--- flow/run.sh ---
#!/bin/bash
# the make line also repeats each setting of config.mk as NAME=value (left out here)
make -C /OpenROAD-flow-scripts/flow DESIGN_CONFIG=/design/flow/config.mk WORK_HOME=/design/flow/orfs CLKGATE_MAP_FILE= finish
--- flow/config.mk ---
export PLATFORM = sky130hd
export DESIGN_NAME = gift_shop_part1
export DESIGN_NICKNAME = gift_shop_part1
export VERILOG_FILES = /design/flow/design.v
export SDC_FILE = /design/flow/constraint.sdc
export NUM_CORES = 4
export LEC_CHECK = 0
export CAP_MARGIN = 20
export CORE_ASPECT_RATIO = 1.08
export CORE_MARGIN = 2
export CORE_UTILIZATION = 72
export CTS_CLUSTER_SIZE = 50
export PLACE_DENSITY_LB_ADDON = 0.0
export SETUP_SLACK_MARGIN = 1.68
export SLEW_MARGIN = 40
export TNS_END_PERCENT = 65
--- flow/constraint.sdc ---
create_clock -name core_clock -period 5.67 [get_ports {clk}]
set_input_delay 1.1340 -clock core_clock [delete_from_list [all_inputs] [get_ports {clk}]]
set_output_delay 1.1340 -clock core_clock [all_outputs]
set_load 0.01 [all_outputs]
--- flow/design.v ---
module gift_shop_part1(
    input clk, 
    input rst,
    input [31:0] data_in,   
    input valid_in,         
    output ready,       
    output reg finished,
    output reg [63:0] result
);
    localparam LENGTH = 34; 
    localparam HEX_LENGTH = 40;
    reg [1:0] word_cnt;
    reg [79:0] range_buffer;
    reg range_ready;
    wire [HEX_LENGTH-1:0] range_start_in;
    wire [HEX_LENGTH-1:0] range_end_in;
    assign range_start_in = range_buffer[79:40];
    assign range_end_in = range_buffer[39:0];
    assign ready = !rst;  
    reg stage1_valid;
    reg [HEX_LENGTH-1:0] stage1_range_start;
    reg [HEX_LENGTH-1:0] stage1_range_end;
    reg [31:0] stage1_start_len;
    reg [31:0] stage1_end_len;
    reg stage2_valid;
    reg [HEX_LENGTH-1:0] stage2_range_start;
    reg [HEX_LENGTH-1:0] stage2_range_end;
    reg [31:0] stage2_start_len;
    reg stage3_valid;
    reg [39:0] stage3_high_nibbles_start, stage3_high_nibbles_end;
    reg [39:0] stage3_low_nibbles_start,  stage3_low_nibbles_end;
    reg [31:0] stage3_half_len;
    reg stage4_valid;
    reg [31:0] stage4_half_len;
    reg [319:0] stage4_t_fstart, stage4_t_fend;
    reg [319:0] stage4_t_sstart, stage4_t_send;
    reg stage5_valid;
    reg [31:0] stage5_half_len;
    reg [159:0] stage5_L1_fstart, stage5_L1_fend;
    reg [159:0] stage5_L1_sstart, stage5_L1_send;
    reg stage6_valid;
    reg [31:0] stage6_half_len;
    reg [31:0] stage6_f_start, stage6_f_end;
    reg [31:0] stage6_s_start, stage6_s_end;
    reg stage7_valid;
    reg stage7_range_valid;
    reg [31:0] stage7_half_start;
    reg [31:0] stage7_half_end;
    reg [31:0] stage7_half_len;
    wire [31:0] stage2_half_len_wire;
    reg stage8_valid;
    reg stage8_range_valid;
    reg [31:0] stage8_mul_const;
    reg [31:0] stage8_sum_const;
    reg [31:0] stage8_addition;
    reg [31:0] stage8_half_len;
    wire [31:0] stage7_sub_const;
    reg stage10_valid, stage10_range_valid;
    reg [63:0] stage10_prod_mid;    
    reg [31:0] stage10_addition_q; 
    reg [31:0] stage10_half_len_q;
    reg stage9_valid, stage9_range_valid;
    reg [63:0] stage9_prod_partial;
    reg [31:0] stage9_addition_q;
    reg [31:0] stage9_half_len_q;
    reg [63:0] stage12_factor;
    reg  stage11_valid;
    reg stage11_range_valid;
    reg [63:0] stage11_immediate_sum;
    reg [31:0] stage11_half_len;
    reg stage12_valid, stage12_range_valid;
    reg [63:0] stage12_immediate_sum;
    reg stage13_valid, stage13_range_valid;
    reg [63:0] stage13_prod_partial;
    reg stage14_valid;
    reg stage14_range_valid;
    reg [63:0] stage14_result;
    reg [63:0] sum;
    reg [31:0] ranges_completed;
    function [31:0] length;
        input [HEX_LENGTH-1:0] number;
        begin
            if(number[39:36] != 0) length = 32'd10;
            else if(number[35:32] != 0) length = 32'd9;
            else if(number[31:28] != 0) length = 32'd8;
            else if(number[27:24] != 0) length = 32'd7;
            else if(number[23:20] != 0) length = 32'd6;
            else if(number[19:16] != 0) length = 32'd5;
            else if(number[15:12] != 0) length = 32'd4;
            else if(number[11:8] != 0) length = 32'd3;
            else if(number[7:4] != 0) length = 32'd2;
            else length = 32'd1;
        end
    endfunction
    function [319:0] extract_decimal_stage1; 
        input [39:0] bcd;
        input [31:0] num_digits;
        reg [31:0] t0, t1, t2, t3, t4, t5, t6, t7, t8, t9;
        begin
            t0 = (num_digits >= 1) ? bcd[3:0] : 32'd0;
            t1 = (num_digits >= 2) ? bcd[7:4] * 10 : 32'd0;
            t2 = (num_digits >= 3) ? bcd[11:8] * 100 : 32'd0;
            t3 = (num_digits >= 4) ? bcd[15:12] * 1000 : 32'd0;
            t4 = (num_digits >= 5) ? bcd[19:16] * 10000 : 32'd0;
            t5 = (num_digits >= 6) ? bcd[23:20] * 100000 : 32'd0;
            t6 = (num_digits >= 7) ? bcd[27:24] * 1000000 : 32'd0;
            t7 = (num_digits >= 8) ? bcd[31:28] * 10000000 : 32'd0;
            t8 = (num_digits >= 9) ? bcd[35:32] * 100000000 : 32'd0;
            t9 = (num_digits >= 10) ? bcd[39:36] * 1000000000 : 32'd0;
            extract_decimal_stage1 = {t9, t8, t7, t6, t5, t4, t3, t2, t1, t0};
        end
    endfunction
    function [159:0] extract_decimal_stage2; 
        input [319:0] stage1_output;  
        reg [31:0] t0, t1, t2, t3, t4, t5, t6, t7, t8, t9;
        reg [31:0] sum_L1_0, sum_L1_1, sum_L1_2, sum_L1_3, sum_L1_4;
        begin
            t0 = stage1_output[31:0];
            t1 = stage1_output[63:32];
            t2 = stage1_output[95:64];
            t3 = stage1_output[127:96];
            t4 = stage1_output[159:128];
            t5 = stage1_output[191:160];
            t6 = stage1_output[223:192];
            t7 = stage1_output[255:224];
            t8 = stage1_output[287:256];
            t9 = stage1_output[319:288];
            sum_L1_0 = t0 + t1;
            sum_L1_1 = t2 + t3;
            sum_L1_2 = t4 + t5;
            sum_L1_3 = t6 + t7;
            sum_L1_4 = t8 + t9;
            extract_decimal_stage2 = {sum_L1_4, sum_L1_3, sum_L1_2, sum_L1_1, sum_L1_0};
        end
    endfunction
    function [31:0] extract_decimal_stage3;
        input [159:0] stage2_output; 
        reg [31:0] sum_L1_0, sum_L1_1, sum_L1_2, sum_L1_3, sum_L1_4;
        reg [31:0] sum_L2_0, sum_L2_1, sum_L2_2;
        begin
            sum_L1_0 = stage2_output[31:0];
            sum_L1_1 = stage2_output[63:32];
            sum_L1_2 = stage2_output[95:64];
            sum_L1_3 = stage2_output[127:96];
            sum_L1_4 = stage2_output[159:128];
            sum_L2_0 = sum_L1_0 + sum_L1_1;
            sum_L2_1 = sum_L1_2 + sum_L1_3;
            sum_L2_2 = sum_L1_4;
            extract_decimal_stage3 = sum_L2_0 + sum_L2_1 + sum_L2_2;
        end
    endfunction
    function [63:0] power_ten;
        input [31:0] exp;
        begin
            case(exp)
                0: power_ten = 64'd1;
                1: power_ten = 64'd10;
                2: power_ten = 64'd100;
                3: power_ten = 64'd1000;
                4: power_ten = 64'd10000;
                5: power_ten = 64'd100000;
                default: power_ten = 64'd1;
            endcase
        end
    endfunction
    localparam CHUNK1 = 2'd0;
    localparam CHUNK2 = 2'd1;
    localparam CHUNK3 = 2'd2;
    always @(posedge clk) begin
        if (rst) begin
            word_cnt <= 0;
            range_ready <= 0;
        end else begin
            range_ready <= 0;
            if (valid_in && ready) begin
                case(word_cnt)
                    CHUNK1: begin
                        range_buffer[31:0] <= data_in;
                        word_cnt <= 2'd1;
                    end
                    CHUNK2: begin
                        range_buffer[63:32] <= data_in;
                        word_cnt <= 2'd2;
                    end
                    CHUNK3: begin
                        range_buffer[79:64] <= data_in[15:0];
                        range_ready <= 1;
                        word_cnt <= 2'd0;
                    end
                endcase
            end
        end
    end
    always @(posedge clk) begin
        if (rst) begin
            stage1_valid <= 0;
        end else begin
            if (range_ready) begin
                stage1_valid <= 1;
                stage1_range_start <= range_start_in;
                stage1_range_end <= range_end_in;
                stage1_start_len <= length(range_start_in);
                stage1_end_len <= length(range_end_in);
            end else begin
                stage1_valid <= 0;
            end
        end
    end
    always @(posedge clk) begin
        if (rst) begin
            stage2_valid <= 0;
        end else begin
            if (stage1_valid) begin
                if (stage1_start_len[0] == 1'b1 && stage1_end_len[0] == 1'b1 && 
                    stage1_start_len >= stage1_end_len) begin
                    stage2_range_start <= 40'h0000000002;
                    stage2_range_end <= 40'h0000000001;
                    stage2_start_len <= 32'd2;
                    stage2_valid <= 1;
                end else begin
                    if (stage1_start_len[0] == 1'b1) begin
                        stage2_range_start <= 40'h1 << (stage1_start_len << 2);
                        stage2_start_len <= stage1_start_len + 1;
                    end else begin
                        stage2_range_start <= stage1_range_start;
                        stage2_start_len <= stage1_start_len;
                    end
                    if (stage1_end_len[0] == 1'b1) begin 
                        stage2_range_end <= 40'h9999999999;
                    end else begin
                        stage2_range_end <= stage1_range_end;
                    end
                    stage2_valid <= 1;
                end
            end else begin
                stage2_valid <= 0;
            end
        end
    end
    assign stage2_half_len_wire = stage2_start_len >> 1;
    always @(posedge clk) begin
        if (rst) begin
            stage3_valid <= 0;
        end else begin
            stage3_valid <= stage2_valid;
            if (stage2_valid) begin
                stage3_half_len <= stage2_half_len_wire;
                stage3_high_nibbles_start <= stage2_range_start >> (stage2_half_len_wire << 2);
                stage3_high_nibbles_end <= stage2_range_end >> (stage2_half_len_wire << 2);
                stage3_low_nibbles_start <= stage2_range_start;
                stage3_low_nibbles_end <= stage2_range_end;
            end
        end
    end
    always @(posedge clk) begin
        if (rst) begin
            stage4_valid <= 0;
        end else begin
            stage4_valid <= stage3_valid;
            if (stage3_valid) begin
                stage4_half_len <= stage3_half_len;
                stage4_t_fstart <= extract_decimal_stage1(stage3_high_nibbles_start, stage3_half_len);
                stage4_t_fend <= extract_decimal_stage1(stage3_high_nibbles_end, stage3_half_len);
                stage4_t_sstart <= extract_decimal_stage1(stage3_low_nibbles_start, stage3_half_len);
                stage4_t_send <= extract_decimal_stage1(stage3_low_nibbles_end, stage3_half_len);
            end
        end
    end
    always @(posedge clk) begin
        if (rst) begin
            stage5_valid <= 0;
        end else begin
            stage5_valid <= stage4_valid;
            if (stage4_valid) begin
                stage5_half_len <= stage4_half_len;
                stage5_L1_fstart <= extract_decimal_stage2(stage4_t_fstart);
                stage5_L1_fend <= extract_decimal_stage2(stage4_t_fend);
                stage5_L1_sstart <= extract_decimal_stage2(stage4_t_sstart);
                stage5_L1_send <= extract_decimal_stage2(stage4_t_send);
            end
        end
    end
    always @(posedge clk) begin
        if (rst) begin
            stage6_valid <= 0;
        end else begin
            stage6_valid <= stage5_valid;
            if (stage5_valid) begin
                stage6_half_len <= stage5_half_len;
                stage6_f_start <= extract_decimal_stage3(stage5_L1_fstart);
                stage6_f_end <= extract_decimal_stage3(stage5_L1_fend);
                stage6_s_start <= extract_decimal_stage3(stage5_L1_sstart);
                stage6_s_end <= extract_decimal_stage3(stage5_L1_send);
            end
        end
    end
    always @(posedge clk) begin
        if (rst) begin
            stage7_valid <= 0;
            stage7_range_valid <= 0;
        end else begin
            stage7_valid <= stage6_valid;
            stage7_range_valid <= stage6_valid;
            if (stage6_valid) begin
                stage7_half_len <= stage6_half_len;
                stage7_half_start <= (stage6_s_start > stage6_f_start) ? (stage6_f_start + 1) : stage6_f_start;
                stage7_half_end <= (stage6_s_end < stage6_f_end) ? (stage6_f_end - 1) : stage6_f_end;
            end
        end
    end 
    assign stage7_sub_const = stage7_half_end - stage7_half_start;
    always @(posedge clk) begin
        if (rst) begin
            stage8_valid <= 0;
            stage8_range_valid <= 0;
        end else begin
            stage8_range_valid <= stage7_range_valid;
            if (stage7_valid && (stage7_half_end >= stage7_half_start)) begin
                stage8_sum_const <= stage7_half_start + stage7_half_end;
                stage8_half_len <= stage7_half_len;
                if (stage7_sub_const[0]) begin
                    stage8_addition <= 0;
                    stage8_mul_const <= (stage7_sub_const >> 1) + 1;
                end else begin
                    stage8_addition <= (stage7_half_start + stage7_half_end) >> 1;
                    stage8_mul_const <= stage7_sub_const >> 1;
                end
                stage8_valid <= 1;
            end else begin
                stage8_valid <= 0;
            end
        end
    end
    always @(posedge clk) begin
        if (rst) begin
            stage9_valid <= 0;
            stage9_range_valid <= 0;
        end else begin
            stage9_valid <= stage8_valid;
            stage9_range_valid <= stage8_range_valid;
            if (stage8_valid) begin
                stage9_prod_partial <= stage8_mul_const * stage8_sum_const;
                stage9_addition_q <= stage8_addition;
                stage9_half_len_q <= stage8_half_len;
            end
        end
    end
    always @(posedge clk) begin
        if (rst) begin
            stage10_valid <= 0;
            stage10_range_valid <= 0;
        end else begin
            stage10_valid <= stage9_valid;
            stage10_range_valid <= stage9_range_valid;
            if (stage9_valid) begin
                stage10_prod_mid <= stage9_prod_partial;
                stage10_addition_q <= stage9_addition_q;
                stage10_half_len_q <= stage9_half_len_q;
            end
        end
    end
    always @(posedge clk) begin
        if (rst) begin
            stage11_valid <= 0;
            stage11_range_valid <= 0;
        end else begin
            stage11_valid <= stage10_valid;
            stage11_range_valid <= stage10_range_valid;
            if (stage10_valid) begin
                stage11_immediate_sum <= stage10_prod_mid + stage10_addition_q;
                stage11_half_len <= stage10_half_len_q;
            end
        end
    end
    always @(posedge clk) begin
        if(rst) begin
            stage12_valid <= 0;
            stage12_range_valid <= 0;
        end else begin
            stage12_valid <= stage11_valid;
            stage12_range_valid <= stage11_range_valid;
            stage12_immediate_sum <= stage11_immediate_sum;
            stage12_factor <= power_ten(stage11_half_len) + 1;
        end
    end
    always @(posedge clk) begin
        if (rst) begin
            stage13_valid <= 0;
            stage13_range_valid <= 0;
        end else begin
            stage13_valid <= stage12_valid;
            stage13_range_valid <= stage12_range_valid;
            if (stage12_valid) begin
                stage13_prod_partial <= stage12_immediate_sum * stage12_factor;
            end
        end
    end
    always @(posedge clk) begin
        if (rst) begin
            stage14_valid <= 0;
            stage14_range_valid <= 0;
        end else begin
            stage14_valid <= stage13_valid;
            stage14_range_valid <= stage13_range_valid;
            if (stage13_valid) begin
                stage14_result <= stage13_prod_partial;
            end
        end
    end
    always @(posedge clk) begin
        if (rst) begin
            sum <= 0;
            finished <= 0;
            result <= 0;
            ranges_completed <= 0;
        end else begin
            if (stage14_valid) begin
                sum <= sum + stage14_result;
            end
            if (stage14_range_valid) begin
                ranges_completed <= ranges_completed + 1;
            end
            if (ranges_completed == LENGTH - 1 && stage14_range_valid && !finished) begin
                finished <= 1;
                result <= sum + (stage14_valid ? stage14_result : 64'd0);
            end
        end
    end
endmodule
==> changes_impl.md, run 1 <==
## Flow update

* Status: finished with violations
* SO Viols: negative setup slack
* Top-area cell share at 32.56%
* Number of global-route vias before repair at 141.8k
* PD cells at 338.1 nW/um^2
* Initial antenna violation count at 4
* Syn_nets at 22.20k
* Dpl hpwl at 373.8 mm
* GP Congestion at 0.9451
* CP Launch Type: register
* M1 WL at 178.5 mm
* R2R cell count at 36
* Top cells, area: edfxtp_1 (33%), fa_1 (19%), ha_1 (14%)
* CP Depth at 36
* Yosys simple share at 12.78%
* Worst hold stages at 0
* Final setup viols at 108
* Register share after synthesis at 34.47%
* Placeable core region at 269000 sq um
* Routed vias/inst at 5.934
* Worst setup margin at -3.116 ns
* Routed Wire Length at 487.7 mm
* Log Warnings at 172
* P_clk at 16300 uW
* Die area at 274100 sq um
* Cell-internal power at 48360 uW
* Top Metal Used: met4
* Metal3 WL at 26.18 mm
* Avg Inst Size Synth at 10.73 sq um
* AO/OA Area Share at 7.924%
* Top-count cell post-synth: inv_1
* Final Instance Area at 220400 sq um
* Pre-CTS setup slack at -3.502 ns
* Async set-reset flop share out of synthesis at 0%
* Flops after synth at 2293
* Total CTS buffers at 237
* Met2 Wirelength at 250.8 mm
* Drt pass-1 iters at 6
* Port buffer count at 100
* Crit path launch: stage12_factor[5]$_DFFE_PN_
* Clk buf depth at 4
* Area growth syn-to-layout at 13.40%
* Critical path required time at 6.27 ns
* First-pass GRT wire length at 754.9 mm
* Clock Latency Late Sink at 0.96 ns
* P_seq at 19400 uW
* Detail Route Antenna Nets at 0
* Worst Setup EP: stage13_prod_partial[51]$_DFFE_PP_
* Row cnt at 198
* Initial Utilization at 72.24%
* Crit-path max cell delay at 0.59 ns
* RSZ-0062 raised after global routing: true
* Min-Delay Startpoint: stage4_t_fend[0]$_SDFFCE_PN0P_
* Largest area contributor in the netlist: edfxtp_1
* Worst-path maximum fanout at 7
* TritonCTS clock tree: built
* Initial DRC count at 9820
* Mux area share at 0.6850%
* Root Driver: clkbuf_16
* Clock share of power at 21.9%
* Reg2reg end: stage13_prod_partial[51]$_DFFE_PP_
* Slew of the pin with the lowest slew margin at 0.9131 ns
* Sw power at 26150 uW
* Residual DRC at 0
* Unique masters post-synth at 98
* Post-DP Area at 206000 sq um
* CP max-delay cell: fa_1
* GRT Util Overall at 35.06%
* Sw Share at 35.09%
* Largest net degree at the start of global routing at 113
* Fin util at 81.92%
* Achievable Freq at 0.1138 GHz
* Delay-heaviest family, CP: adder cells
* Worst hold path type: reg2reg
* Slew Limit Headroom at 39.13%
* Register share of total power at 26.0%
* Post-Syn Instances at 18.12k
* Gr ovfl total at 0
* Yosys stat area at 194300 sq um
* Slew Limit Fails at 0
* Filler cell count at 15.86k
* Crit path DAT at 9.39 ns
* Final #Nets at 23.12k
* Pwr top: combinational logic
* Gate power share at 52.1%
* Reg2Reg Setup Slack at -3.12 ns
* Cts hold-fix bufs at 0
* Reg-to-Reg Start: stage12_factor[5]$_DFFE_PN_
* XOR/XNOR share of the synthesized area at 4.781%
* Clock Skew at 0.1095 ns
* WL per Instance at 21.34 microns
* Peak supply drop at 0.8600 mV
* Pleak at 0.09827 uW
* Crit path kind: reg2reg
* Worst Hold Endpoint: stage5_L1_fend[0]$_DFFE_PP_
* Reg clk slew, reported paths at 0.06 ns
* EDFF count, synth at 2107
* Min Tclk post-route at 8.786 ns
* Adder share at 33.23%
* Final Hold Fails at 0
* Vertical die size at 543.9 microns
* DR vias at 135.6k
* Post-layout period usage at 155.0%
* Combinational gate power at 38800 uW
* Die W at 503.9 microns
* CP bufs+invs at 15
* Comb area leader: adder cells
* Max-Cap Viols at 0
* Post-Syn Area at 194300 sq um
* Crit end category: register
* Synth Warn # at 1
* Yosys Instances at 18.12k
* Synth cell count leaders: inv_1 (2571), ha_1 (2170), edfxtp_1 (2107), fa_1 (1870), nand2_1 (1487)
* # IOs at 101
* Synth Flop Type: edfxtp_1
* H-tree depth at 4
* Clock Sinks at 2293
layer usage:
metal	global-route usage (%)	up-vias
li1	-	62150
met1	40.24	67366
met2	63.81	4511
met3	4.154	1600
met4	19.42	0
met5	0	-
through the flow:
| stage | TNS [ns] | hold WS, ns | power [uW] | cells |
|---|---|---|---|---|
| after floorplan | -4309.45 | 0.4003 | 36470 | 18121 |
| after global placement | -210.73 | 0.4003 | 45910 | 22193 |
| after detailed placement | -220.87 | 0.4045 | 46680 | 22197 |
| after CTS | -197.58 | 0.3902 | 68820 | 22775 |
| after global routing | -239.91 | 0.4095 | 78720 | 22846 |
| final | -219.72 | 0.3845 | 74510 | 22854 |
layout make-up:
cell class | count | area [sq um] | area share [%]
multi-input combinational | 12664 | 119300 | 54.15
sequential | 2293 | 67000 | 30.40
timing repair buffer | 1272 | 11810 | 5.359
inverter | 2575 | 9672 | 4.388
clock buffer | 290 | 6315 | 2.865
tap | 3600 | 4504 | 2.044
clock inverter | 151 | 1728 | 0.7840
antenna | 9 | 22.52 | 0.01022
timing repair:
action / 4_1_cts / 5_1_grt
pin swaps: 359 / 193
setup buffers: 134 / 62
gates cloned: 3 / 5
resized: 668 / 314
setup endpoints to repair: 392 / 504
==> run 2, diff against run 1 <==
- CORE_ASPECT_RATIO: 1.08 -> not set
- CTS_CLUSTER_SIZE: 50 -> not set
- PLACE_DENSITY_LB_ADDON: 0.0 -> not set
- SETUP_SLACK_MARGIN: 1.68 -> -0.54
- SLEW_MARGIN: 40 -> 20
- TNS_END_PERCENT: 65 -> not set
- clock period: 5.67 -> 5.86 ns (I/O delays scaled with it)
==> run 2 against run 1 <==
The layout still fails its checks (negative setup slack). Sequential power decreased by 3%. Largest power group unchanged. First-iteration DRC count up 9.6%. Routed wire length barely moved. Non-clock buffer count shrank 188. Fmax increased by 1.4%. Sequential share of layout area is 0.61 points higher. Area after synthesis is the same. Count of clock-buffer cells in the layout shrank 1.
==> changes_impl.md, run 2 <==
## Flow update

* Status: finished with violations
* SO Viols: negative setup slack
* Filler cell count at 16.49k (+4.0%)
* Slew Limit Headroom at 20.14% (-19 points)
* Clock Skew at 0.1151 ns (+0.005649 ns)
* Crit path DAT at 9.29 ns (-0.10 ns)
* H-tree depth at 4 (unchanged)
* Fin util at 80.58% (-1.3 points)
* Min Tclk post-route at 8.661 ns (-0.1246 ns)
* Worst-path maximum fanout at 9 (+2)
* Achievable Freq at 0.1155 GHz (+1.4%)
* Pwr top: combinational logic
* Crit-path most repeated cell: inv_1
* Placeable core region at 268200 sq um (-0.33%)
* Crit-path max cell delay at 0.53 ns (-0.06 ns)
* Synth Warn # at 1 (unchanged)
* Crit path kind: reg2reg
* CP max-delay cell: fa_2
* Synth cell count leaders: inv_1 (2571), ha_1 (2170), edfxtp_1 (2107), fa_1 (1870), nand2_1 (1487)
* Slew Limit Fails at 0 (unchanged)
* Max-Cap Viols at 0 (unchanged)
* P_clk at 15900 uW (-2%)
* Clock Latency Late Sink at 0.95 ns (about the same)
* Worst Hold Endpoint: stage12_immediate_sum[20]$_DFFE_PN_
* PD cells at 313.1 nW/um^2 (-7.4%)
* Worst Setup EP: stage13_prod_partial[63]$_DFFE_PP_
* Worst hold stages at 0 (unchanged)
* Worst setup margin at -2.801 ns (+0.3146 ns)
* Placed insts at 22.13k (-0.30%)
* Port buffer count at 100 (unchanged)
* Unique masters post-synth at 98 (unchanged)
* Async set-reset flop share out of synthesis at 0% (unchanged)
* Min-Delay Startpoint: stage11_immediate_sum[20]$_DFFE_PP_
* Slew of the pin with the lowest slew margin at 1.198 ns (+0.2849 ns)
* EDFF count, synth at 2107 (unchanged)
* Gr ovfl total at 0 (unchanged)
* Yosys simple share at 12.78% (unchanged)
* Residual DRC at 0 (unchanged)
* Vertical die size at 523.5 microns (-3.7%)
* Initial antenna violation count at 16 (+12)
* Critical path required time at 6.48 ns (+0.21 ns)
* DR vias at 134.3k (-1.0%)
* Top-count cell post-synth: inv_1
* Clock share of power at 23.5% (+1.6 points)
* XOR/XNOR share of the synthesized area at 4.781% (unchanged)
* Crit end category: register
* Row cnt at 190 (-4.0%)
* Adder share at 33.23% (unchanged)
* Flops after synth at 2293 (unchanged)
* GP Congestion at 0.9431 (-0.21%)
* Reg2reg end: stage13_prod_partial[63]$_DFFE_PP_
* Top-area cell share at 32.56% (unchanged)
* Sw Share at 34.87% (-0.23 points)
* CP Depth at 32 (-11%)
* Die W at 523.5 microns (+3.9%)
* RSZ-0062 raised after global routing: true
* Combinational gate power at 33000 uW (-15%)
* Detail Route Antenna Nets at 0 (unchanged)
* Avg Inst Size Synth at 10.73 sq um (unchanged)
* Clk buf depth at 4 (unchanged)
* Gate power share at 48.8% (-3.3 points)
* Post-Syn Instances at 18.12k (unchanged)
* CP Launch Type: register
* Total CTS buffers at 244 (+3.0%)
* Final #Nets at 22.94k (-0.78%)
* Drt pass-1 iters at 6 (unchanged)
* Comb area at 117100 sq um (-1.9%)
* Dpl hpwl at 387.2 mm (+3.6%)
* GRT Util Overall at 35.98% (+0.92 points)
* Pleak at 0.09697 uW (-1.3%)
* Die area at 274100 sq um (about the same)
* Worst hold path type: reg2reg
* Cts hold-fix bufs at 0 (unchanged)
* Total power draw at 67640 uW (-9.2%)
* Layout Cells excl Fill at 22.63k (-0.99%)
* Clock Sinks at 2293 (unchanged)
* Crit path launch: stage12_factor[4]$_DFFE_PN_
* Mux area share at 0.6850% (unchanged)
* Comb area leader: adder cells
* Largest net degree at the start of global routing at 133 (+18%)
* Yosys Instances at 18.12k (unchanged)
* P_seq at 18800 uW (-3%)
* Number of global-route vias before repair at 139.4k (-1.7%)
* Final Hold Fails at 0 (unchanged)
* Initial Utilization at 72.48% (+0.24 points)
* Final setup viols at 106 (-1.9%)
* Peak supply drop at 0.8759 mV (+1.8%)
* Delay-heaviest family, CP: adder cells
* Sequential standard cell area at 67000 sq um (unchanged)
* # IOs at 101 (unchanged)
* Reg2Reg Setup Slack at -2.80 ns (+0.31 ns)
* Cell-internal power at 44060 uW (-8.9%)
* AO/OA Area Share at 7.924% (unchanged)
* Reg-to-Reg Start: stage12_factor[4]$_DFFE_PN_
* Largest area contributor in the netlist: edfxtp_1
* Post-layout period usage at 147.8% (-7.2 points)
* Yosys stat area at 194300 sq um (unchanged)
* Synth Flop Type: edfxtp_1
* Register share of total power at 27.8% (+1.8 points)
* First-pass GRT wire length at 762.1 mm (+0.95%)
* Reg clk slew, reported paths at 0.07 ns (about the same)
* Top cells, area: edfxtp_1 (33%), fa_1 (19%), ha_1 (14%)
* CP bufs+invs at 9 (-6)
* Register share after synthesis at 34.47% (unchanged)
* WL per Instance at 21.55 microns (+0.99%)
* Routed vias/inst at 5.933 (about the same)
* Routed Wire Length at 487.6 mm (about the same)
* Root Driver: clkbuf_16
* TritonCTS clock tree: built
* Initial DRC count at 10.76k (+9.6%)
* Sw power at 23590 uW (-9.8%)
* Log Warnings at 169 (-1.7%)
* Syn_nets at 22.20k (unchanged)
* R2R cell count at 32 (-11%)
* Area growth syn-to-layout at 11.18%
* Post-Syn Area at 194300 sq um (unchanged)
[run 2: area by class of cell]
type | instances | share of cell area [%]
diodes | 9 | 0.01042
clock buffers | 289 | 2.942
clock inverters | 162 | 0.8454
inverters | 2575 | 4.476
multi-input cells | 12664 | 54.18
flip-flops and latches | 2293 | 31.01
well taps | 3552 | 2.057
repair buffers | 1084 | 4.479
[run 2: timing repair]
item	4_1_cts	5_1_grt
buffers inserted	26	26
pin swaps	58	72
cloned	2	1
setup endpoints to repair	102	105
resized	169	150
[run 2: per-stage QoR]
step	cell area, sq um	TNS (ns)	hold slack, ns	setup slack (ns)
final	216100	-178.89	0.3745	-2.801
after global placement	205900	-188.18	0.4000	-3.127
after detailed placement	205900	-196.75	0.4045	-3.219
after floorplan	194400	-4058.88	0.4003	-4.419
after global routing	216100	-205.65	0.3750	-3.116
after CTS	215000	-178.38	0.3711	-2.755
[run 2: routing by layer]
metal	up-vias	GRT usage, %	share of wire [%]
met4	10	14.49	4.5
met1	66419	46.24	39
met5	-	0.4331	0.070
met2	4972	60.19	48
met3	1074	7.105	8.1
li1	61783	-	-
==> run 3, diff against run 2 <==
- PLACE_DENSITY: not set -> 0.95
- SETUP_SLACK_MARGIN: -0.54 -> -0.44
- clock period: 5.86 -> 6.85 ns (I/O delays scaled with it)
==> run 3 against run 2 <==
Still fails the layout checks on negative setup slack. Sequential power fell by 14%. Largest cell class unchanged. Via count rose by 13%. Critical path type unchanged. Synthesized cell count did not move. Die area did not move. Hold slack improved by 0.024 ns. Clock power fell by 13%. Sequential cell count did not move. Worst setup slack improved by 0.43 ns. Area after synthesis did not move. Routed wire length rose by 22%. Design area fell by 0.40%. Register-to-register slack improved by 0.43 ns.
==> changes_impl.md, run 3 <==
## Flow update

* Clock Latency Late Sink at 0.99 ns (+0.04 ns)
* XOR/XNOR share of the synthesized area at 4.781% (unchanged)
* Die area at 274100 sq um (unchanged)
* Sw Share at 36.45% (+1.6 points)
* Worst Setup EP: stage9_prod_partial[41]$_DFFE_PP_
* GRT Util Overall at 41.20% (+5.2 points)
* First-pass GRT wire length at 870.8 mm (+14%)
* H-tree depth at 4 (unchanged)
* Gr ovfl total at 0 (unchanged)
* DR vias at 151.5k (+13%)
* Unique masters post-synth at 98 (unchanged)
* Min Tclk post-route at 9.220 ns (+0.5584 ns)
* Metal3 WL at 73.11 mm (+85%)
* AO/OA Area Share at 7.924% (unchanged)
* Top-count cell post-synth: inv_1
* Pre-CTS setup slack at -2.449 ns (+0.7699 ns)
* Layout Cells excl Fill at 22.53k (-0.45%)
* Synth cell count leaders: inv_1 (2571), ha_1 (2170), edfxtp_1 (2107), fa_1 (1870), nand2_1 (1487)
* R2R cell count at 29 (-9.4%)
* Post-Syn Area at 194300 sq um (unchanged)
* Comb area leader: adder cells
* Crit path kind: reg2reg
* Row cnt at 190 (unchanged)
* P_clk at 13900 uW (-13%)
* Status: finished with violations
* Initial DRC count at 20.89k (+94%)
* Reg-to-Reg Start: stage8_sum_const[16]$_DFFE_PP_
* Achievable Freq at 0.1085 GHz (-6.1%)
* CP Launch Type: register
* Routed Wire Length at 596.5 mm (+22%)
* Dpl hpwl at 383.4 mm (-0.97%)
* Vertical die size at 523.5 microns (unchanged)
* Async set-reset flop share out of synthesis at 0% (unchanged)
* PD cells at 271.2 nW/um^2 (-13%)
* CP max-delay cell: fa_2
* Slew of the pin with the lowest slew margin at 1.207 ns (+0.008592 ns)
* Final setup viols at 96 (-9.4%)
* Reg clk slew, reported paths at 0.07 ns (about the same)
* SO Viols: negative setup slack
* Post-layout period usage at 134.6% (-13 points)
* Slew Limit Headroom at 19.27% (-0.87 points)
* Met2 Wirelength at 276.0 mm (+18%)
* Routed vias/inst at 6.726 (+13%)
* Combinational gate power at 28400 uW (-14%)
* # IOs at 101 (unchanged)
* Synth Flop Type: edfxtp_1
* Pleak at 0.09628 uW (-0.71%)
* Log Warnings at 183 (+8.3%)
* Worst setup margin at -2.370 ns (+0.4316 ns)
* Clock Skew at 0.1347 ns (+0.01956 ns)
* Initial antenna violation count at 39 (+23)
* Pwr top: combinational logic
* EDFF count, synth at 2107 (unchanged)
* Worst Hold Endpoint: stage10_prod_mid[40]$_DFFE_PP_
* Register share of total power at 27.5% (-0.3 points)
* Largest area contributor in the netlist: edfxtp_1
* Critical path required time at 7.46 ns (+0.98 ns)
* Yosys stat area at 194300 sq um (unchanged)
* GP Congestion at 0.9627 (+2.1%)
* Worst hold stages at 0 (unchanged)
* Clk buf depth at 4 (unchanged)
* Initial Utilization at 72.48% (unchanged)
* Register share after synthesis at 34.47% (unchanged)
* Cell-internal power at 37090 uW (-16%)
* Crit-path max cell delay at 0.74 ns (+0.21 ns)
* Residual DRC at 0 (unchanged)
* Placeable core region at 268200 sq um (unchanged)
* M1 WL at 181.4 mm (-5.4%)
* Detail Route Antenna Nets at 0 (unchanged)
* Top cells, area: edfxtp_1 (33%), fa_1 (19%), ha_1 (14%)
* Crit end category: register
* Synth Warn # at 1 (unchanged)
* Placed insts at 21.98k (-0.69%)
* Crit-path most repeated cell: fa_1
* Cts hold-fix bufs at 0 (unchanged)
* Die W at 523.5 microns (unchanged)
* Slew Limit Fails at 0 (unchanged)
* Adder share at 33.23% (unchanged)
* Post-Syn Instances at 18.12k (unchanged)
* Crit path DAT at 9.83 ns (+0.54 ns)
* Final Hold Fails at 0 (unchanged)
* Clock share of power at 23.9% (+0.4 points)
* Reg2Reg Setup Slack at -2.37 ns (+0.43 ns)
* CP bufs+invs at 8 (-1)
* Root Driver: clkbuf_16
* Worst-path maximum fanout at 7 (-2)
* Top-area cell share at 32.56% (unchanged)
* TritonCTS clock tree: built
* Crit path launch: stage8_sum_const[16]$_DFFE_PP_
* Reg2reg end: stage9_prod_partial[41]$_DFFE_PP_
* CP Depth at 29 (-9.4%)
* Largest net degree at the start of global routing at 145 (+9.0%)
* Top Metal Used: met5
* Clock Sinks at 2293 (unchanged)
* Drt pass-1 iters at 17 (+11)
* Mux area share at 0.6850% (unchanged)
* Post-DP Area at 204500 sq um (-0.72%)
* RSZ-0062 raised after global routing: true
* Yosys Instances at 18.12k (unchanged)
* Gate power share at 48.6% (-0.2 points)
* Number of global-route vias before repair at 157.8k (+13%)
* Avg Inst Size Synth at 10.73 sq um (unchanged)
* Max-Cap Viols at 0 (unchanged)
* Peak supply drop at 0.7257 mV (-17%)
* Syn_nets at 22.20k (unchanged)
* P_seq at 16100 uW (-14%)
* Final #Nets at 22.82k (-0.49%)
* Port buffer count at 100 (unchanged)
* Yosys simple share at 12.78% (unchanged)
* Final Instance Area at 215200 sq um (-0.40%)
* Total CTS buffers at 240 (-1.6%)
* WL per Instance at 26.48 microns (+23%)
* Worst hold path type: reg2reg
* Sw power at 21270 uW (-9.8%)
* Area growth syn-to-layout at 10.74%
* Flops after synth at 2293 (unchanged)
* Delay-heaviest family, CP: adder cells
* Min-Delay Startpoint: stage9_prod_partial[40]$_DFFE_PP_
## run 3: metrics by stage
stage / power [uW] / utilization [%] / hold slack [ns] / setup TNS, ns
after floorplan: 30180 / - / 0.4003 / -2889.19
after global placement: 37370 / 76.25 / 0.4002 / -83.16
after detailed placement: 38780 / 76.25 / 0.4045 / -103.86
after CTS: 54050 / 79.73 / 0.3716 / -82.41
after global routing: 60700 / 80.24 / 0.4057 / -157.37
final: 58360 / 80.26 / 0.3987 / -148.71
## run 3: final cells by class
type / count / area [sq um]
Fill cell: 12706 / 52940
Timing Repair Buffer: 975 / 8598
Multi-Input combinational cell: 12664 / 117300
Sequential cell: 2293 / 67000
Clock inverter: 174 / 1937
Tap cell: 3552 / 4444
Antenna cell: 27 / 67.56
Clock buffer: 266 / 6155
Inverter: 2575 / 9677
## run 3: per-layer routing
layer | vias to the layer above | GRT usage, %
met2 | 13309 | 68.88
met1 | 71430 | 44.20
li1 | 61586 | -
met5 | - | 0.2252
met4 | 34 | 32.60
met3 | 5153 | 11.19
## run 3: timing repair
item,in CTS,in global routing
pin swaps,105,111
setup endpoints to repair,80,89
cloned,3,0
setup buffers,52,44
resized,213,201
==> run 4, diff against run 3 <==
- CORE_UTILIZATION: 72 -> 29
- PLACE_DENSITY: 0.95 -> 0.6
- SETUP_SLACK_MARGIN: -0.44 -> not set
- clock period: 6.85 -> 9.54 ns (I/O delays scaled with it)
==> run 4 against run 3 <==
The run now finishes clean. Non-clock buffer count shrank 656. Register-to-register slack improved by 2.7 ns. Die area grew 150%. Critical endpoint is now stage13_prod_partial[63]$_DFFE_PP_. Via count fell by 17%. Cell count is 21% higher. Largest cell class unchanged.
==> changes_impl.md, run 4 <==
## Flow update

* Reg2reg end: stage13_prod_partial[63]$_DFFE_PP_
* Clock share of power at 28.3% (+4.4 points)
* Vertical die size at 822.6 microns (+57%)
* Worst Hold Endpoint: stage6_s_start[0]$_DFFE_PP_
* Die area at 676700 sq um (+150%)
* Clock Sinks at 2293 (unchanged)
* R2R cell count at 31 (+6.9%)
* Adder share at 33.23% (unchanged)
* Post-DP Area at 206200 sq um (+0.85%)
* Largest net degree at the start of global routing at 146 (+0.69%)
* Crit path DAT at 9.85 ns (+0.02 ns)
* Synth Flop Type: edfxtp_1
* AO/OA Area Share at 7.924% (unchanged)
* Slew Limit Headroom at 28.14% (+8.9 points)
* CP Depth at 31 (+6.9%)
* Clock Latency Late Sink at 1.01 ns (+0.02 ns)
* Fin util at 32.13% (-48 points)
* Crit-path most repeated cell: fa_1
* Async set-reset flop share out of synthesis at 0% (unchanged)
* Yosys stat area at 194300 sq um (unchanged)
* GRT Util Overall at 13.28% (-28 points)
* Die W at 822.6 microns (+57%)
* Worst Setup EP: stage13_prod_partial[63]$_DFFE_PP_
* Final setup viols at 0 (-100%)
* Residual DRC at 0 (unchanged)
* Routed Wire Length at 455.6 mm (-24%)
* Reg-to-Reg Start: stage12_immediate_sum[12]$_DFFE_PN_
* Cell-internal power at 22720 uW (-39%)
* CP max-delay cell: edfxtp_1
* Register share after synthesis at 34.47% (unchanged)
* Dpl hpwl at 366.0 mm (-4.5%)
* Avg Inst Size Synth at 10.73 sq um (unchanged)
* Routed vias/inst at 4.608 (-31%)
* Cts hold-fix bufs at 0 (unchanged)
* Final #Nets at 22.17k (-2.9%)
* Gate power share at 38.2% (-10 points)
* Worst-path maximum fanout at 14 (+7)
* Min Tclk post-route at 9.194 ns (-0.02611 ns)
* Log Warnings at 183 (unchanged)
* Top cells, area: edfxtp_1 (33%), fa_1 (19%), ha_1 (14%)
* Crit-path max cell delay at 0.62 ns (-0.12 ns)
* PD cells at 160.7 nW/um^2 (-41%)
* P_clk at 9750 uW (-30%)
* CP Launch Type: register
* Worst hold path type: reg2reg
* RSZ-0062 raised after global routing: false
* Syn_nets at 22.20k (unchanged)
* Placed insts at 26.74k (+22%)
* Reg2Reg Setup Slack at 0.35 ns (+2.72 ns)
* Achievable Freq at 0.1088 GHz (+0.28%)
* Total CTS buffers at 242 (+0.83%)
* Root Driver: clkbuf_16
* First-pass GRT wire length at 727.1 mm (-17%)
* Port buffer count at 100 (unchanged)
* # IOs at 101 (unchanged)
* Min-Delay Startpoint: stage5_L1_sstart[0]$_DFFE_PP_
* Comb area leader: adder cells
* Delay-heaviest family, CP: adder cells
* Pleak at 0.09271 uW (-3.7%)
* Sw Share at 34.12% (-2.3 points)
* Clk buf depth at 4 (unchanged)
* Crit path kind: reg2reg
* H-tree depth at 4 (unchanged)
* Yosys simple share at 12.78% (unchanged)
* Initial Utilization at 29.10% (-43 points)
* CP bufs+invs at 8 (unchanged)
* Max-Cap Viols at 0 (unchanged)
* Initial antenna violation count at 32 (-18%)
* P_seq at 11500 uW (-29%)
* Flops after synth at 2293 (unchanged)
* Worst hold stages at 0 (unchanged)
* Final Instance Area at 214600 sq um (-0.31%)
* Area growth syn-to-layout at 10.40%
* Status: timing/DRC/antenna clean
* Row cnt at 300 (+58%)
* Synth cell count leaders: inv_1 (2571), ha_1 (2170), edfxtp_1 (2107), fa_1 (1870), nand2_1 (1487)
* Drt pass-1 iters at 6 (-11)
* Unique masters post-synth at 98 (unchanged)
* Largest area contributor in the netlist: edfxtp_1
* Crit end category: register
* Layout Cells excl Fill at 27.21k (+21%)
* Yosys Instances at 18.12k (unchanged)
* Post-layout period usage at 96.37% (-38 points)
* DR vias at 125.4k (-17%)
* XOR/XNOR share of the synthesized area at 4.781% (unchanged)
* GP Congestion at 0.8714 (-9.5%)
* Sw power at 11760 uW (-45%)
* Top-count cell post-synth: inv_1
* Combinational gate power at 13200 uW (-54%)
* Detail Route Antenna Nets at 0 (unchanged)
* Gr ovfl total at 0 (unchanged)
* Mux area share at 0.6850% (unchanged)
* Number of global-route vias before repair at 130.2k (-17%)
* Clock Skew at 0.1390 ns (+0.004343 ns)
* Slew Limit Fails at 0 (unchanged)
* TritonCTS clock tree: built
* Crit path launch: stage12_immediate_sum[12]$_DFFE_PN_
* Top-area cell share at 32.56% (unchanged)
* Post-Syn Instances at 18.12k (unchanged)
* Slew of the pin with the lowest slew margin at 1.078 ns (-0.1286 ns)
* Peak supply drop at 0.3575 mV (-51%)
* Reg clk slew, reported paths at 0.07 ns (about the same)
* Placeable core region at 667800 sq um (+150%)
* Register share of total power at 33.5% (+6.0 points)
* EDFF count, synth at 2107 (unchanged)
* Initial DRC count at 7763 (-63%)
* Post-Syn Area at 194300 sq um (unchanged)
* Final Hold Fails at 0 (unchanged)
* WL per Instance at 16.74 microns (-37%)
* Synth Warn # at 1 (unchanged)
* Pwr top: combinational logic
* Critical path required time at 10.19 ns (+2.73 ns)
-- run 4: area by class of cell --
cell class | count | area (sq um)
clock buffer | 288 | 6330
antenna | 8 | 20.02
fill | 67345 | 453200
tap | 8909 | 11150
timing repair buffer | 319 | 2872
inverter | 2575 | 9668
multi-input combinational | 12664 | 115700
sequential | 2293 | 67000
clock inverter | 158 | 1838
-- run 4: routing by layer --
layer,routed length (microns),vias up,track usage [%]
li1,-,60264,-
met1,212800,62047,18.38
met2,212000,2486,22.30
met3,19320,589,1.463
met4,11410,4,3.140
met5,65,-,0
-- run 4: through the flow --
step	hold WS [ns]	setup WS (ns)	power, uW	TNS (ns)
floorplan	0.4003	-1.475	21670	-938.98
global placement	0.4007	0.2575	24820	0
detailed placement	0.4045	0.2331	24930	0
CTS	0.3616	0.2166	34840	0
global route	0.3815	0.0008997	37090	0
finish	0.3614	0.3463	34480	0
-- run 4: what timing repair did --
| action | 4_1_cts | 5_1_grt |
|---|---|---|
| endpoints found under the setup margin | 0 | 7 |
| setup buffers | 0 | 15 |
| resized | 0 | 5 |
==> run 5, diff against run 4 <==
- CORE_UTILIZATION: 29 -> 65
- PLACE_DENSITY: 0.6 -> not set
- SETUP_SLACK_MARGIN: not set -> 2.0
- clock period: 9.54 -> 7.95 ns (I/O delays scaled with it)
==> run 5 against run 4 <==
Now fails the layout checks on negative setup slack. First-iteration DRC count increased by 14%. Clock power rose by 28%. Area after synthesis unchanged. Design area up 2.3%. Cell count shrank 15%. Sequential share of layout area shrank 0.70 points. Die area is 55% lower. Critical path depth grew 2. Sequential power increased by about 20%. Register-to-register slack got worse by 1.1 ns.
==> changes_impl.md, run 5 <==
## Flow update

* Min-Delay Startpoint: stage13_prod_partial[48]$_DFFE_PP_
* Synth Warn # at 1 (unchanged)
* Crit path DAT at 9.34 ns (-0.51 ns)
* Combinational gate power at 26400 uW (+100%)
* Delay-heaviest family, CP: adder cells
* RSZ-0062 raised after global routing: true
* CP max-delay cell: fa_1
* Flops after synth at 2293 (unchanged)
* Routed vias/inst at 5.704 (+24%)
* Crit path launch: stage12_factor[4]$_DFFE_PN_
* Crit path kind: reg2reg
* CP Launch Type: register
* Crit-path most repeated cell: fa_1
* Adder share at 33.23% (unchanged)
* Dpl hpwl at 381.5 mm (+4.2%)
* Clock Sinks at 2293 (unchanged)
* Min Tclk post-route at 8.727 ns (-0.4667 ns)
* XOR/XNOR share of the synthesized area at 4.781% (unchanged)
* Final Hold Fails at 0 (unchanged)
* Top-area cell share at 32.56% (unchanged)
* Top-count cell post-synth: inv_1
* Final setup viols at 37 (+37)
* Die W at 550.8 microns (-33%)
* Slew of the pin with the lowest slew margin at 1.110 ns (+0.03193 ns)
* Final #Nets at 22.92k (+3.4%)
* Reg clk slew, reported paths at 0.06 ns (about the same)
* Log Warnings at 178 (-2.7%)
* GRT Util Overall at 31.91% (+19 points)
* Max-Cap Viols at 0 (unchanged)
* Slew Limit Fails at 0 (unchanged)
* Worst Hold Endpoint: stage14_result[48]$_DFFE_PP_
* Clk buf depth at 4 (unchanged)
* Die area at 303400 sq um (-55%)
* Slew Limit Headroom at 25.86% (-2.3 points)
* Yosys Instances at 18.12k (unchanged)
* PD cells at 240.5 nW/um^2 (+50%)
* Min Hold Slack at 0.3928 ns (+0.03141 ns)
* Async set-reset flop share out of synthesis at 0% (unchanged)
* Sw power at 18570 uW (+58%)
* Fin util at 73.83% (+42 points)
* Port buffer count at 100 (unchanged)
* Top cells, area: edfxtp_1 (33%), fa_1 (19%), ha_1 (14%)
* Post-layout period usage at 109.8% (+13 points)
* Cell-internal power at 34220 uW (+51%)
* Pwr top: combinational logic
* Reg2Reg Setup Slack at -0.78 ns (-1.12 ns)
* Worst setup margin at -0.7770 ns (-1.123 ns)
* Register share of total power at 26.2% (-7.3 points)
* Worst hold stages at 0 (unchanged)
* Post-Syn Instances at 18.12k (unchanged)
* Pleak at 0.09766 uW (+5.3%)
* Mux area share at 0.6850% (unchanged)
* Crit end category: register
* Number of global-route vias before repair at 135.6k (+4.1%)
* WL per Instance at 20.96 microns (+25%)
* Crit-path max cell delay at 0.55 ns (-0.07 ns)
* Worst Setup EP: stage13_prod_partial[61]$_DFFE_PP_
* Largest area contributor in the netlist: edfxtp_1
* EDFF count, synth at 2107 (unchanged)
* Residual DRC at 0 (unchanged)
* Avg Inst Size Synth at 10.73 sq um (unchanged)
* Yosys simple share at 12.78% (unchanged)
* Critical path required time at 8.56 ns (-1.63 ns)
* AO/OA Area Share at 7.924% (unchanged)
* Clock share of power at 23.8% (-4.5 points)
* Row cnt at 200 (-33%)
* Detail Route Antenna Nets at 0 (unchanged)
* Unique masters post-synth at 98 (unchanged)
* Status: finished with violations
* Largest net degree at the start of global routing at 146 (unchanged)
* Reg-to-Reg Start: stage12_factor[4]$_DFFE_PN_
* Placeable core region at 297300 sq um (-55%)
* Gr ovfl total at 0 (unchanged)
* Gate power share at 50.0% (+12 points)
* TritonCTS clock tree: built
* Initial DRC count at 8853 (+14%)
* R2R cell count at 33 (+6.5%)
* Synth cell count leaders: inv_1 (2571), ha_1 (2170), edfxtp_1 (2107), fa_1 (1870), nand2_1 (1487)
* Reg2reg end: stage13_prod_partial[61]$_DFFE_PP_
* Clock Skew at 0.09547 ns (-0.04355 ns)
* Total CTS buffers at 264 (+9.1%)
* H-tree depth at 5 (+1)
* Initial Utilization at 65.37% (+36 points)
* Clock Latency Late Sink at 0.94 ns (-0.07 ns)
* P_clk at 12500 uW (+28%)
* Worst-path maximum fanout at 4 (-10)
* P_seq at 13800 uW (+20%)
* Root Driver: clkbuf_16
* DR vias at 131.3k (+4.7%)
* Yosys stat area at 194300 sq um (unchanged)
* # IOs at 101 (unchanged)
* Comb area leader: adder cells
* Post-Syn Area at 194300 sq um (unchanged)
* Peak supply drop at 0.7402 mV (+110%)
* First-pass GRT wire length at 751.3 mm (+3.3%)
* Vertical die size at 550.8 microns (-33%)
* Drt pass-1 iters at 6 (unchanged)
* Area growth syn-to-layout at 12.94%
* SO Viols: negative setup slack
* CP bufs+invs at 9 (+1)
* Initial antenna violation count at 11 (-66%)
* Sw Share at 35.17% (+1.1 points)
* Syn_nets at 22.20k (unchanged)
* Register share after synthesis at 34.47% (unchanged)
* Routed Wire Length at 482.2 mm (+5.9%)
* Synth Flop Type: edfxtp_1
* GP Congestion at 0.9243 (+6.1%)
* CP Depth at 33 (+6.5%)
* Achievable Freq at 0.1146 GHz (+5.3%)
* Worst hold path type: reg2reg
run 5: routing by layer:
metal,routed length (microns),vias to the layer above,track usage (%)
li1,-,61748,-
met1,201000,65055,41.94
met2,233900,3496,54.33
met3,27710,953,4.327
met4,19590,4,11.56
met5,23,-,0
run 5: timing repair:
action                     in CTS  in global routing
setup buffers                  98                 92
setup endpoints to repair     105                109
gates cloned                    7                  7
pin swaps                     202                282
hold endpoints to repair        0                  0
hold buffers                    0                  0
resized                       506                387
run 5: cell type report:
cell class / count / area [sq um]
flip-flops and latches: 2293 / 67000
clock buffers: 309 / 6843
inverters: 2575 / 9673
repair buffers: 1051 / 10040
clock inverters: 169 / 2190
fillers: 20927 / 77790
diodes: 11 / 27.53
well taps: 3939 / 4928
multi-input cells: 12664 / 118800
run 5: per-stage QoR:
stage                     cell area, sq um  worst slack [ns]  instances  setup TNS, ns  power, uW
after floorplan                     194400            -2.747      18121       -1927.98      26010
after global placement              204600            -1.191      22317         -22.45      32790
after detailed placement            204600            -1.272      22317         -25.88      33060
after CTS                           216700           -0.6644      22900         -7.004      49150
after global routing                219500           -0.9380      23004         -24.31      55900
final                               219500           -0.7770      23011         -15.72      52790
==> run 6, diff against run 5 <==
- CAP_MARGIN: 20 -> 40
- CORE_ASPECT_RATIO: not set -> 1.08
- CORE_UTILIZATION: 65 -> 72
- CTS_CLUSTER_SIZE: not set -> 50
- HOLD_SLACK_MARGIN: not set -> 0.29
- PLACE_DENSITY_LB_ADDON: not set -> 0.0
- SETUP_SLACK_MARGIN: 2.0 -> 1.68
- SLEW_MARGIN: 20 -> 10
- TNS_END_PERCENT: not set -> 65
- clock period: 7.95 -> 5.64 ns (I/O delays scaled with it)
==> run 6 against run 5 <==
Still fails the layout checks on negative setup slack. Register-to-register slack got worse by 2.3 ns. Sequential power grew 41%. Largest power group unchanged. Die area down 9.7%. Routed wire length about the same. Design area about the same. Area after synthesis stayed put. Total power rose by 36%. Via count is 2.6% higher. Non-clock buffer count grew 170. Synthesized cell count is the same.
==> changes_impl.md, run 6 <==
## Flow update

* Slew Limit Fails at 0 (unchanged)
* Reg clk slew, reported paths at 0.07 ns (about the same)
* Comb area leader: adder cells
* Final setup viols at 109 (+190%)
* Worst hold path type: reg2reg
* CP max-delay cell: fa_1
* Pwr top: combinational logic
* Sw power at 24890 uW (+34%)
* Cts hold-fix bufs at 0 (unchanged)
* Yosys simple share at 12.78% (unchanged)
* Initial Utilization at 72.24% (+6.9 points)
* Worst setup margin at -3.063 ns (-2.286 ns)
* Syn_nets at 22.20k (unchanged)
* Vertical die size at 543.9 microns (-1.2%)
* GRT Util Overall at 35.02% (+3.1 points)
* Log Warnings at 176 (-1.1%)
* Avg Inst Size Synth at 10.73 sq um (unchanged)
* Worst-path maximum fanout at 6 (+2)
* Cell-internal power at 47030 uW (+37%)
* Flops after synth at 2293 (unchanged)
* Die area at 274100 sq um (-9.7%)
* Pleak at 0.09793 uW (+0.28%)
* Clock Sinks at 2293 (unchanged)
* Yosys stat area at 194300 sq um (unchanged)
* Area growth syn-to-layout at 12.96% (about the same)
* Crit path DAT at 9.29 ns (-0.05 ns)
* Clock share of power at 22.8% (-1.0 points)
* Critical path required time at 6.23 ns (-2.33 ns)
* AO/OA Area Share at 7.924% (unchanged)
* RSZ-0062 raised after global routing: true
* GP Congestion at 0.9423 (+1.9%)
* Fin util at 81.60% (+7.8 points)
* Peak supply drop at 0.8808 mV (+19%)
* Drt pass-1 iters at 6 (unchanged)
* Routed vias/inst at 5.906 (+3.5%)
* Row cnt at 198 (-1.0%)
* P_seq at 19500 uW (+41%)
* Unique masters post-synth at 98 (unchanged)
* Sw Share at 34.60% (-0.57 points)
* Reg2Reg Setup Slack at -3.06 ns (-2.29 ns)
* Layout Cells excl Fill at 22.81k (-0.87%)
* Routed Wire Length at 481.8 mm (about the same)
* Number of global-route vias before repair at 141.7k (+4.5%)
* WL per Instance at 21.12 microns (+0.79%)
* Total CTS buffers at 242 (-8.3%)
* Crit end category: register
* Top-area cell share at 32.56% (unchanged)
* Delay-heaviest family, CP: adder cells
* Worst hold stages at 0 (unchanged)
* Worst Hold Endpoint: stage9_addition_q[28]$_DFFE_PP_
* Initial antenna violation count at 17 (+6)
* Die W at 503.9 microns (-8.5%)
* Register share after synthesis at 34.47% (unchanged)
* Status: finished with violations
* Dpl hpwl at 374.6 mm (-1.8%)
* Largest area contributor in the netlist: edfxtp_1
* Top-count cell post-synth: inv_1
* TritonCTS clock tree: built
* DR vias at 134.7k (+2.6%)
* Min Tclk post-route at 8.703 ns (-0.02410 ns)
* EDFF count, synth at 2107 (unchanged)
* CP bufs+invs at 11 (+2)
* Root Driver: clkbuf_16
* Detail Route Antenna Nets at 0 (unchanged)
* Reg-to-Reg Start: stage12_factor[4]$_DFFE_PN_
* H-tree depth at 4 (-1)
* Initial DRC count at 9476 (+7.0%)
* Placed insts at 22.18k (-0.60%)
* First-pass GRT wire length at 752.7 mm (+0.19%)
* Gate power share at 50.1% (about the same)
* Final Hold Fails at 0 (unchanged)
* Combinational gate power at 36000 uW (+36%)
* XOR/XNOR share of the synthesized area at 4.781% (unchanged)
* CP Launch Type: register
* Synth Warn # at 1 (unchanged)
* Reg2reg end: stage13_prod_partial[55]$_DFFE_PP_
* Port buffer count at 100 (unchanged)
* Largest net degree at the start of global routing at 165 (+13%)
* Post-Syn Instances at 18.12k (unchanged)
* Residual DRC at 0 (unchanged)
* Slew Limit Headroom at 27.79% (+1.9 points)
* Placeable core region at 269000 sq um (-9.5%)
* Yosys Instances at 18.12k (unchanged)
* Post-layout period usage at 154.3% (+45 points)
* Final #Nets at 23.07k (+0.65%)
* P_clk at 16400 uW (+31%)
* Clock Latency Late Sink at 0.97 ns (+0.03 ns)
* Mux area share at 0.6850% (unchanged)
* Slew of the pin with the lowest slew margin at 1.083 ns (-0.02668 ns)
* Crit-path most repeated cell: fa_1
* CP Depth at 35 (+6.1%)
* Clk buf depth at 4 (unchanged)
* Crit path launch: stage12_factor[4]$_DFFE_PN_
* Worst Setup EP: stage13_prod_partial[55]$_DFFE_PP_
* Top cells, area: edfxtp_1 (33%), fa_1 (19%), ha_1 (14%)
* Crit path kind: reg2reg
* Adder share at 33.23% (unchanged)
* Crit-path max cell delay at 0.57 ns (+0.02 ns)
* SO Viols: negative setup slack
* Post-Syn Area at 194300 sq um (unchanged)
* # IOs at 101 (unchanged)
* Min-Delay Startpoint: stage8_addition[28]$_SDFFCE_PP0P_
* Clock Skew at 0.1423 ns (+0.04685 ns)
* Async set-reset flop share out of synthesis at 0% (unchanged)
* Synth Flop Type: edfxtp_1
* Register share of total power at 27.1% (+0.9 points)
* Max-Cap Viols at 0 (unchanged)
* PD cells at 327.6 nW/um^2 (+36%)
* Synth cell count leaders: inv_1 (2571), ha_1 (2170), edfxtp_1 (2107), fa_1 (1870), nand2_1 (1487)
* Gr ovfl total at 0 (unchanged)
* Achievable Freq at 0.1149 GHz (+0.28%)
* Filler cell count at 15.91k (-24%)
* R2R cell count at 35 (+6.1%)
## run 6: per-layer routing
layer,up-vias,GRT usage (%),share of wire [%]
li1,62040,-,-
met1,66696,39.57,37
met2,4417,64.42,52
met3,1542,4.377,5.3
met4,16,19.04,6.2
met5,-,0,0.029
## run 6: timing repair
action	CTS	global route
setup endpoints to repair	419	511
setup buffers	118	44
cloned	7	1
pin swaps	352	203
resized	655	248
## run 6: area by class of cell
class                   count  area [sq um]  share of cell area [%]
diodes                      6         15.01                0.006839
clock buffers             292          6285                   2.863
clock inverters           159          1753                  0.7985
inverters                2575          9671                   4.405
multi-input cells       12664        119100                   54.26
flip-flops and latches   2293         67000                   30.52
well taps                3600          4504                   2.052
repair buffers           1221         11190                   5.098
## run 6: per-stage QoR
stage | TNS (ns) | power [uW] | instance area (sq um) | setup WS (ns) | hold slack (ns)
floorplan | -4350.65 | 36660 | 194400 | -4.595 | 0.4003
global placement | -211.06 | 46060 | 205800 | -3.361 | 0.4005
detailed placement | -219.60 | 46870 | 206000 | -3.464 | 0.4045
CTS | -197.51 | 67790 | 218100 | -2.922 | 0.3354
global route | -233.95 | 76360 | 219500 | -3.350 | 0.3359
finish | -209.25 | 71920 | 219500 | -3.063 | 0.3413
==> run 7, diff against run 6 <==
- ABC_AREA: not set -> 0
- CAP_MARGIN: 40 -> 20
- CORE_ASPECT_RATIO: 1.08 -> not set
- CORE_UTILIZATION: 72 -> 60
- CTS_CLUSTER_SIZE: 50 -> not set
- HOLD_SLACK_MARGIN: 0.29 -> not set
- PLACE_DENSITY: not set -> 0.6
- PLACE_DENSITY_LB_ADDON: 0.0 -> not set
- SETUP_SLACK_MARGIN: 1.68 -> not set
- SLEW_MARGIN: 10 -> 20
- TNS_END_PERCENT: 65 -> not set
- clock period: 5.64 -> 2.3 ns (I/O delays scaled with it)
==> run 7 against run 6 <==
Critical endpoint unchanged. Sequential cell count is the same. Clock skew fell by 0.067 ns. Register-to-register slack worse by 3.2 ns. Core utilization decreased by 6.8 points. Design area rose by 9.6%. Still fails the layout checks on negative setup slack. Cell count grew 15%. Global-route usage fell by 2.9 points. Worst setup slack worse by 3.2 ns. Fmax increased by 1.4%. Die area rose by 20%. Sequential share of layout area fell by 2.7 points. Non-clock buffer count up 2652. Largest cell class unchanged.
==> changes_impl.md, run 7 <==
## Flow update

* Drt pass-1 iters at 6 (unchanged)
* P_seq at 47800 uW (+150%)
* Register share of total power at 26.5% (-0.6 points)
* Crit path DAT at 9.18 ns (-0.11 ns)
* Detail Route Antenna Nets at 0 (unchanged)
* Worst Setup EP: stage13_prod_partial[55]$_DFFE_PP_
* Slew of the pin with the lowest slew margin at 0.6666 ns (-0.4166 ns)
* Initial Utilization at 60.42% (-12 points)
* Final #Nets at 25.74k (+12%)
* PD cells at 751.6 nW/um^2 (+130%)
* Fin util at 74.78% (-6.8 points)
* Final Hold Fails at 0 (unchanged)
* # IOs at 101 (unchanged)
* Vertical die size at 573.1 microns (+5.4%)
* Initial DRC count at 10.15k (+7.1%)
* Gr ovfl total at 0 (unchanged)
* First-pass GRT wire length at 822.5 mm (+9.3%)
* Reg-to-Reg Start: stage12_factor[9]$_DFFE_PN_
* EDFF count, synth at 2107 (unchanged)
* Reg2Reg Setup Slack at -6.28 ns (-3.22 ns)
* GRT Util Overall at 32.08% (-2.9 points)
* RSZ-0062 raised after global routing: true
* Post-Syn Instances at 18.12k (unchanged)
* Die W at 573.1 microns (+14%)
* Min-Delay Startpoint: data_in[21]
* Log Warnings at 166 (-5.7%)
* Worst Hold Endpoint: range_buffer[53]$_DFFE_PP_
* Clk buf depth at 4 (unchanged)
* Comb area leader: adder cells
* Gate power share at 49.8% (-0.3 points)
* Async set-reset flop share out of synthesis at 0% (unchanged)
* AO/OA Area Share at 7.924% (unchanged)
* Root Driver: clkbuf_16
* Dpl hpwl at 426.5 mm (+14%)
* Area growth syn-to-layout at 23.78%
* Reg2reg end: stage13_prod_partial[55]$_DFFE_PP_
* Crit path kind: reg2reg
* CP bufs+invs at 10 (-1)
* Total CTS buffers at 262 (+8.3%)
* Syn_nets at 22.20k (unchanged)
* Number of global-route vias before repair at 148.3k (+4.6%)
* Port buffer count at 100 (unchanged)
* Top-count cell post-synth: inv_1
* Crit end category: register
* Slew Limit Headroom at 55.56% (+28 points)
* Peak supply drop at 2.119 mV (+140%)
* Routed vias/inst at 5.437 (-7.9%)
* Synth Warn # at 1 (unchanged)
* Flops after synth at 2293 (unchanged)
* Yosys simple share at 12.78% (unchanged)
* Sw power at 61350 uW (+150%)
* Register share after synthesis at 34.47% (unchanged)
* Achievable Freq at 0.1165 GHz (+1.4%)
* Post-Syn Area at 194300 sq um (unchanged)
* Crit-path max cell delay at 0.54 ns (-0.03 ns)
* WL per Instance at 19.95 microns (-5.5%)
* Largest area contributor in the netlist: edfxtp_1
* TritonCTS clock tree: built
* Crit path launch: stage12_factor[9]$_DFFE_PN_
* Final setup viols at 1146 (+950%)
* Slew Limit Fails at 0 (unchanged)
* Delay-heaviest family, CP: adder cells
* Worst-path maximum fanout at 8 (+2)
* SO Viols: negative setup slack
* Worst setup margin at -6.281 ns (-3.218 ns)
* Placeable core region at 321700 sq um (+20%)
* CP Launch Type: register
* R2R cell count at 32 (-8.6%)
* CP Depth at 32 (-8.6%)
* Initial antenna violation count at 19 (+2)
* GP Congestion at 0.9472 (+0.52%)
* Clock Latency Late Sink at 0.92 ns (-0.05 ns)
* Yosys Instances at 18.12k (unchanged)
* P_clk at 43000 uW (+160%)
* CP max-delay cell: fa_1
* Sw Share at 33.93% (-0.67 points)
* Top-area cell share at 32.56% (unchanged)
* H-tree depth at 5 (+1)
* Pre-CTS setup slack at -7.214 ns (-3.750 ns)
* Critical path required time at 2.90 ns (-3.33 ns)
* Die area at 328500 sq um (+20%)
* Clock share of power at 23.8% (+1.0 points)
* Unique masters post-synth at 98 (unchanged)
* Clock Sinks at 2293 (unchanged)
* Reg clk slew, reported paths at 0.06 ns (about the same)
* Mux area share at 0.6850% (unchanged)
* Largest net degree at the start of global routing at 85 (-48%)
* Routed Wire Length at 522.4 mm (+8.4%)
* Yosys stat area at 194300 sq um (unchanged)
* Post-layout period usage at 373.1% (+220 points)
* Cell-internal power at 119500 uW (+150%)
* Clock Skew at 0.07500 ns (-0.06732 ns)
* Avg Inst Size Synth at 10.73 sq um (unchanged)
* Max-Cap Viols at 0 (unchanged)
* Row cnt at 208 (+5.1%)
* XOR/XNOR share of the synthesized area at 4.781% (unchanged)
* Synth cell count leaders: inv_1 (2571), ha_1 (2170), edfxtp_1 (2107), fa_1 (1870), nand2_1 (1487)
* Combinational gate power at 90000 uW (+150%)
* Worst hold stages at 1 (+1)
* Synth Flop Type: edfxtp_1
* Adder share at 33.23% (unchanged)
* Residual DRC at 0 (unchanged)
* Min Tclk post-route at 8.581 ns (-0.1220 ns)
* Status: finished with violations
* Crit-path most repeated cell: fa_1
* Pwr top: combinational logic
* Pleak at 0.1114 uW (+14%)
* Top cells, area: edfxtp_1 (33%), fa_1 (19%), ha_1 (14%)
* Worst hold path type: in2reg
* DR vias at 142.4k (+5.7%)
## run 7: metrics by stage
| stage | hold WS, ns | cell area (sq um) | instances | total power [uW] | TNS [ns] |
|---|---|---|---|---|---|
| after CTS | 0.04111 | 238700 | 26119 | 171600 | -1704.77 |
| after global placement | 0.4006 | 228000 | 25579 | 116800 | -1654.83 |
| after floorplan | 0.4003 | 194400 | 18121 | 89860 | - |
| final | 0.1071 | 240600 | 26183 | 180800 | -1703.33 |
| after global routing | 0.07752 | 240500 | 26172 | 192400 | -1951.91 |
| after detailed placement | 0.4045 | 228000 | 25579 | 118000 | -1678.47 |
## run 7: area by class of cell
type                       instances  area [sq um]
clock buffer                     305          6834
multi-input combinational      12664        117800
timing repair buffer            3873         31940
antenna                           14         35.03
sequential                      2293         67000
inverter                        2575          9671
tap                             4305          5386
fill                           22809         81110
clock inverter                   154          1878
## run 7: layer usage
| layer | track usage (%) | vias up | part of all wire, % |
|---|---|---|---|
| met5 | 0 | - | 0.0025 |
| li1 | - | 67433 | - |
| met2 | 52.92 | 3823 | 47 |
| met1 | 43.45 | 70239 | 43 |
| met3 | 4.882 | 870 | 6.6 |
| met4 | 10.97 | 2 | 3.9 |
## run 7: repair_timing
| action | 4_1_cts | 5_1_grt |
|---|---|---|
| endpoints found under the setup margin | 1155 | 1222 |
| gates cloned | 9 | 6 |
| pin swaps | 122 | 184 |
| gates resized | 276 | 280 |
| hold buffers | 0 | 0 |
| setup buffers | 74 | 47 |
Power is estimated from default activity; no workload was simulated.
